Setup of try-amber:
==> flow/design.v (excerpt) <==
module reservation_station #(
    parameter int  RS_DEPTH   = 8
)(
    input  logic      clk_i,
    input  logic      rst_i,
    input  logic      recover_i,
    input  logic      disp_valid_i,
    output logic      disp_ready_o,
    input  logic [RS_ENTRY_W-1:0] disp_entry_i,    
    output logic      issue_valid_o,
    input  logic      issue_ready_i,
    output logic [RS_ENTRY_W-1:0] issue_entry_o,   
    input  logic       cdb_valid_i,
    input  logic [6:0] cdb_tag_i
);
    logic [RS_ENTRY_W-1:0] entries [RS_DEPTH];      
    rs_entry_t rd_tmp;                  
    rs_entry_t nx_tmp;                  
    logic [RS_ENTRY_W-1:0] entries_n [RS_DEPTH];
    logic [RS_DEPTH-1:0] valid_vec;
    logic [RS_DEPTH-1:0] ready_vec;
    always_comb begin
        for (int i = 0; i < RS_DEPTH; i++) begin
            rd_tmp       = entries[i];
            valid_vec[i] = rd_tmp.valid;
            ready_vec[i] = rd_tmp.rs1_rdy & rd_tmp.rs2_rdy;  
        end
    end
    logic [RS_DEPTH-1:0] free_mask; 
    assign free_mask = ~valid_vec;
    logic [$clog2(RS_DEPTH)-1:0] free_idx;
    logic have_free;
    prioritydecoder #(.WIDTH(RS_DEPTH)) u_dec_free (
        .in   (free_mask),
        .out  (free_idx),
        .valid(have_free)
    );
    assign disp_ready_o = have_free && !recover_i;
    wire do_insert = disp_valid_i && disp_ready_o;
    logic [RS_DEPTH-1:0] issue_mask;
    assign issue_mask = valid_vec & ready_vec;
    logic [$clog2(RS_DEPTH)-1:0] issue_idx;
  ...
Settings: LEC_CHECK=0, CAP_MARGIN=20, CORE_MARGIN=2, CORE_UTILIZATION=72, CTS_CLUSTER_SIZE=24, HOLD_SLACK_MARGIN=0.3, SETUP_SLACK_MARGIN=0.49, SLEW_MARGIN=20; clock period 3.28 ns.
run.sh (not shown) runs the stock make flow with config.mk's settings and CLKGATE_MAP_FILE=.
Both conditions hold for try-amber: the flow ran to the end and the final layout passed the timing, DRC and antenna checks.
Input-level comparison between try-pepper and try-amber:
Settings: CTS_CLUSTER_SIZE removed (was 24); CORE_UTILIZATION changed from 72 to 36; PLACE_DENSITY newly set to 0.55; HOLD_SLACK_MARGIN removed (was 0.3); SETUP_SLACK_MARGIN removed (was 0.49); CORE_MARGIN changed from 2 to 4; the clock period (ns, I/O delays scaled along) changed from 3.28 to 5.9.
### Flow results
Higher count of clock buffers in the final design was reported by try-pepper, not try-amber. Looking at met1 capacity usage during global routing across try-amber and try-pepper, the one that comes out higher is try-amber. In try-pepper the fraction of met3 tracks used by global routing turned out 11 points lower than in try-amber. try-pepper: detailed placer's ending HPWL about 13% above try-amber. Going from try-amber to try-pepper, summed area of non-filler cells in the final layout climbed about 0.9%, number of cells in the finished layout apart from fillers higher. Row sequential share of layout area: try-pepper lower / try-amber higher. Against try-amber, maximum number of pins on one net before global-route repair in try-pepper fell by a little under 10%. Diff try-amber -> try-pepper: clock network fraction of design power shows an increase of 2.8 points; wire length of the first global-routing pass increased about 8%; post-route worst setup slack moved up.
Modified inputs, try-sierra compared to try-pepper
Settings: SETUP_SLACK_MARGIN newly set to -0.48; CORE_UTILIZATION changed from 36 to 72; CORE_MARGIN changed from 4 to 2; CTS_CLUSTER_SIZE newly set to 40; PLACE_DENSITY removed (was 0.55); the clock period (ns, I/O delays scaled along) changed from 5.9 to 7.21.
[summary]
try-sierra: flow completed, timing, DRC and antenna clean. Of try-sierra and try-pepper, try-sierra shows the lower first-pass GRT wire length, with try-pepper above it. Summary — non-clock buffer share of cell area, try-sierra relative to try-pepper: lower, by 0.55 points. Compared with try-pepper, in try-sierra number of well taps shows a reduction of 1614, standard cell core area shows a reduction of about 50%, number of signal-net buffers in the layout shows a reduction of 52.
Here is what was changed in the inputs of try-ember compared with try-sierra.
Settings: CORE_MARGIN: 2 -> 4; SETUP_SLACK_MARGIN: -0.48 -> unset; CORE_UTILIZATION: 72 -> 59; CTS_CLUSTER_SIZE: 40 -> 99; PLACE_DENSITY: unset -> 0.55; the clock period (ns, I/O delays scaled along): 7.21 -> 4.05.
Findings:
- Summary of try-ember over try-sierra: total routing usage reported by global routing dropped 8.7 points, combinational fraction of the cell area -0.85 points, switching part of the total power held, period utilization rose by 22 points.
- Compared with try-sierra, in try-ember HPWL after detailed placement increased by about 11% relative to the old numbers; combinational cell fraction of total power increased by 0.3 points relative to the old numbers; register-to-register slack decreased by 1.65 ns relative to the old numbers; utilization decreased by 13 points relative to the old numbers; arrival time at the worst endpoint decreased by 0.82 ns relative to the old numbers.

========
Setup of job 7565:
reservation_station again, from the RTL that the note above started with.
clock: 3.3 ns
lec_check: 0
cap_margin: 20
core_margin: 2
core_utilization: 72
cts_cluster_diameter: 393
cts_cluster_size: 14
hold_slack_margin: -0.04
setup_slack_margin: 0.33
slew_margin: 20
Input-level comparison between job 9747 and job 7565:
--- a/flow/config.mk
+++ b/flow/config.mk
@@ -11,4 +11,4 @@
-export CTS_CLUSTER_DIAMETER = 393
-export CTS_CLUSTER_SIZE = 14
-export HOLD_SLACK_MARGIN = -0.04
-export SETUP_SLACK_MARGIN = 0.33
+export CTS_CLUSTER_DIAMETER = 354
+export CTS_CLUSTER_SIZE = 15
+export HOLD_SLACK_MARGIN = 0.3
+export SETUP_SLACK_MARGIN = 0.49
==> flow/constraint.sdc <==
create_clock -name core_clock -period 3.28 [get_ports {clk_i}]
set_input_delay 0.6560 -clock core_clock [delete_from_list [all_inputs] [get_ports {clk_i}]]
set_output_delay 0.6560 -clock core_clock [all_outputs]
set_load 0.01 [all_outputs]
==> comparison <==
- Job 9747 finished all stages; layout check result: FAIL, due to max-slew violations.
- Cmp job 9747 vs job 7565: total detailed-routing wirelength higher in job 9747
- Relative to job 7565, largest fanout of any net on the critical path has decreased by 13 in job 9747.
- Summary of job 9747 over job 7565: sequential share of cell area roughly the same, routability congestion estimate from global placement roughly the same.
- Diff job 7565 -> job 9747: total setup buffers inserted after CTS rose by 11, maximum ir drop on the vdd rail fell by about 1.8%.
- As far as detail-routed via count per cell is concerned, job 9747 and job 7565 perform about the same.
- The final instance area of job 7565 and that of job 9747 are within noise of each other.
- Number of cells on the worst hold path, job 7565 and job 9747: smaller value in job 7565
--- input diff job 9747..job 6851 ---
--- a/flow/config.mk
+++ b/flow/config.mk
@@ -9 +9 @@
-export CORE_MARGIN = 2
+export CORE_MARGIN = 4
@@ -11,4 +11,2 @@
-export CTS_CLUSTER_DIAMETER = 354
-export CTS_CLUSTER_SIZE = 15
-export HOLD_SLACK_MARGIN = 0.3
-export SETUP_SLACK_MARGIN = 0.49
+export CTS_CLUSTER_SIZE = 14
+export SETUP_SLACK_MARGIN = 0.33
==> flow/constraint.sdc <==
create_clock -name core_clock -period 3.3 [get_ports {clk_i}]
set_input_delay 0.6600 -clock core_clock [delete_from_list [all_inputs] [get_ports {clk_i}]]
set_output_delay 0.6600 -clock core_clock [all_outputs]
set_load 0.01 [all_outputs]
### Flow results
- Job 6851 went all the way through the flow, and no timing, DRC or antenna check failed.
- Summary of job 6851 over job 9747: number of hold buffers added after CTS went down; data arrival time at the worst-slack endpoint higher; starting density of the core stayed essentially flat; antenna cell count saw an increase; routed wire length shows a reduction of about 0.9%.
- Job 6851 vs job 9747: design area up slightly
- Across both runs, highest fanout seen on the critical path was higher for job 6851 than for job 9747.
- Job 6851 vs job 9747 — combinational gate power dropped by a few percent
#### Input delta (job 6917 over job 6851)
--- a/flow/config.mk
+++ b/flow/config.mk
@@ -9,4 +9,3 @@
-export CORE_MARGIN = 4
-export CORE_UTILIZATION = 72
-export CTS_CLUSTER_SIZE = 14
-export SETUP_SLACK_MARGIN = 0.33
+export CORE_MARGIN = 2
+export CORE_UTILIZATION = 57
+export SETUP_SLACK_MARGIN = 1.79
==> flow/constraint.sdc <==
create_clock -name core_clock -period 7.21 [get_ports {clk_i}]
set_input_delay 1.4420 -clock core_clock [delete_from_list [all_inputs] [get_ports {clk_i}]]
set_output_delay 1.4420 -clock core_clock [all_outputs]
set_load 0.01 [all_outputs]
==> results <==
End point of the critical path = issue_entry_o[111]: job 6851; end point of the critical path = issue_entry_o[108]: job 6917. In the metrics for job 6851 and job 6917, the one carrying the higher count of clock-net buffers in the final layout is job 6917. When job 6917 is measured against job 6851, its final non-filler cell area turns out 1100 sq um lower. Density: job 6917 sparser than job 6851. Taking job 6851 as the reference, in job 6917 reported net switching power lost 0.0057 W; clock skew up 6.5 ps. On final wirelength: between job 6851 and job 6917, it ends up lower for job 6851. Diff job 6851 -> job 6917: number of buffers added for setup after CTS shrank by 15; cell count grew by 304. Lower delay of the slowest critical-path stage goes to job 6851 over job 6917.
No activity file was given, so power comes from the tool's default toggle rates.
